v14:
==> flow/design.v (excerpt) <==
module CORDIC #(parameter integer W = 32)
(
    input wire clk,
    input wire start,
    input wire signed [31:0] x,
    input wire signed [31:0] y,
    output wire signed [W-1:0]phi,
    output wire done
);
Size in the first run: ~2,000 cells after synthesis, ~100 flip-flops, ~16,000 µm² of cells after synthesis.
Settings: LEC_CHECK=0, ABC_AREA=0, CAP_MARGIN=5, CORE_MARGIN=10, CORE_UTILIZATION=19, CTS_CLUSTER_DIAMETER=206, CTS_CLUSTER_SIZE=49, GPL_ROUTABILITY_DRIVEN=1, MIN_ROUTING_LAYER=met1, PLACE_DENSITY_LB_ADDON=0.27, SLEW_MARGIN=5; clock period 11.3 ns.
run.sh (not shown) runs the stock make flow with config.mk's settings and CLKGATE_MAP_FILE=.
### v14 -> v32
- CORE_MARGIN: 10 -> 2
- CAP_MARGIN: 5 -> 20
- CTS_CLUSTER_DIAMETER: 206 -> unset
- CORE_UTILIZATION: 19 -> 48
- MIN_ROUTING_LAYER: met1 -> unset
- SLEW_MARGIN: 5 -> 20
- GPL_ROUTABILITY_DRIVEN: 1 -> unset
- PLACE_DENSITY_LB_ADDON: 0.27 -> unset
- ABC_AREA: 0 -> unset
- CTS_CLUSTER_SIZE: 49 -> unset
- the clock period (ns, I/O delays scaled along): 11.3 -> 6.9
Notes after the runs:
- Result for v32 and v14: all clean
- From v14 to v32 the numbers moved as follows: well tap count decreased about 60%, period utilization increased 24 points.
diff inputs: v32 => v11
- setting PLACE_DENSITY to 0.36 for the first time
- changing SLEW_MARGIN from 20 to 30
- changing CORE_UTILIZATION from 48 to 40
- changing the clock period (ns, I/O delays scaled along) from 6.9 to 11.3
## What came out
- On v11: net count reported at finish is about 3.7% lower than what v32 gave.
- Measured against each other, v32 and v11 differ in overall routed net length, the higher figure coming from v32.
- From v11 to v32, fraction of registers with async set or reset after synthesis did not move at all.
- Diff v32 -> v11: detailed-route vias per instance now sits lower, final cell count without fillers went down, via count lower.
- v11 reached the final stage; the timing, design-rule and antenna checks on its layout passed.
- Design area: v32 and v11 compared, lower one is v11
- Comparing v32 and v11, fraction of met2 tracks used by global routing is higher on v32.
- v32 leaves less setup margin than v11.
--- input diff v11..v7 ---
- TNS_END_PERCENT now 10, previously not set
- CORE_UTILIZATION now 66, was 40
- SLEW_MARGIN now 20, was 30
- CTS_CLUSTER_DIAMETER now 339, previously not set
- ABC_AREA now 1, previously not set
- SETUP_SLACK_MARGIN now 1.96, previously not set
- the clock period (ns, I/O delays scaled along) now 6.9, was 11.3
On v7: post-route core utilization is 34 points higher than what v11 gave. NOTE routed wire length v11->v7 decreased by a few percent. The sequential-to-total area share from yosys stat on v11 is in line with that on v7.

run A:
CORDIC again, from the RTL that the note above started with.
Settings: LEC_CHECK=0, CAP_MARGIN=20, CORE_MARGIN=2, CORE_UTILIZATION=66, CTS_CLUSTER_DIAMETER=33, MAX_ROUTING_LAYER=met4, SETUP_SLACK_MARGIN=1.57, SLEW_MARGIN=20; clock period 6.4 ns.
Completing all stages was not enough for run A: its layout failed the final checks because of negative setup slack.
## Diff of input files: run B against run A
# run A
export LEC_CHECK = 0
export CAP_MARGIN = 20
export CORE_MARGIN = 2
export CORE_UTILIZATION = 66
export CTS_CLUSTER_DIAMETER = 33
export MAX_ROUTING_LAYER = met4
export SETUP_SLACK_MARGIN = 1.57
export SLEW_MARGIN = 20
create_clock -name core_clock -period 6.4 [get_ports {clk}]
# run B
export LEC_CHECK = 0
export CAP_MARGIN = 20
export CORE_MARGIN = 2
export CORE_UTILIZATION = 40
export SLEW_MARGIN = 20
create_clock -name core_clock -period 7.15 [get_ports {clk}]
[summary]
Both conditions hold for run B: the flow ran to the end and the final layout passed the timing, design-rule and antenna checks.
Run B ends up with a clock buffer count that is 1 lower than in run A.
Area: run B vs run A -> run B smaller
For the tally of filler cells in the layout, run B came in about 220% higher than run A did.
In the reports for run B and run A, the smaller global-route wire length before repair belongs to run B.
Going from run A to run B, count of placed standard cells in the final layout, fillers left out grows by 35.
Run B ends up with a die span in x that is 28% higher than in run A.
Going from run A to run B, fraction of the cycle the final worst path needs shrinks by 5.9 points.
Run B vs. run A: final wirelength decreased 12%, weighted congestion at the end of routability-driven global placement decreased by about 13% relative to the old numbers, critical path depth increased by 5 relative to the old numbers.
Relative to run B, the following input files were edited for run C:
# run B
export LEC_CHECK = 0
export CAP_MARGIN = 20
export CORE_MARGIN = 2
export CORE_UTILIZATION = 40
export SLEW_MARGIN = 20
create_clock -name core_clock -period 7.15 [get_ports {clk}]
# run C
export LEC_CHECK = 0
export CAP_MARGIN = 20
export CORE_MARGIN = 2
export CORE_UTILIZATION = 66
export SETUP_SLACK_MARGIN = 1.34
export SLEW_MARGIN = 20
export TNS_END_PERCENT = 5
create_clock -name core_clock -period 6.69 [get_ports {clk}]
Findings:
- Any difference in cell area after synthesis between run B and run C is small enough to ignore.
- Cmp run B and run C / synthesis-to-finish area growth / higher: run C
- Of run B and run C, the lower non-clock buffer count in the final layout belongs to run B.
- Delta(sequential share of layout area, run C - run B) < 0
- In the reports for run B and run C, the smaller final critical path time including I/O delays and setup belongs to run C.
- Via count (run B / run C): 0.867
- Of run B and run C, the lower filler cell count belongs to run C.
- Re detailed-route vias per instance: run B was lower than run C.
> inputs changed (run C -> run D)
# run C
export LEC_CHECK = 0
export CAP_MARGIN = 20
export CORE_MARGIN = 2
export CORE_UTILIZATION = 66
export SETUP_SLACK_MARGIN = 1.34
export SLEW_MARGIN = 20
export TNS_END_PERCENT = 5
create_clock -name core_clock -period 6.69 [get_ports {clk}]
# run D
export LEC_CHECK = 0
export CAP_MARGIN = 20
export CORE_MARGIN = 2
export CORE_UTILIZATION = 64
export SLEW_MARGIN = 20
create_clock -name core_clock -period 5.36 [get_ports {clk}]
Results
- The sole clean run among run D and run C is run C.
- Run D is listed as incomplete: the tool reported an error in global routing and the run ended there.
- Run D against run C: share of the core filled by cells before placement now smaller, total placed cells including tap cells now sits higher.
- Between run D and run C, area of the die is higher for run D, run C comes in under that.
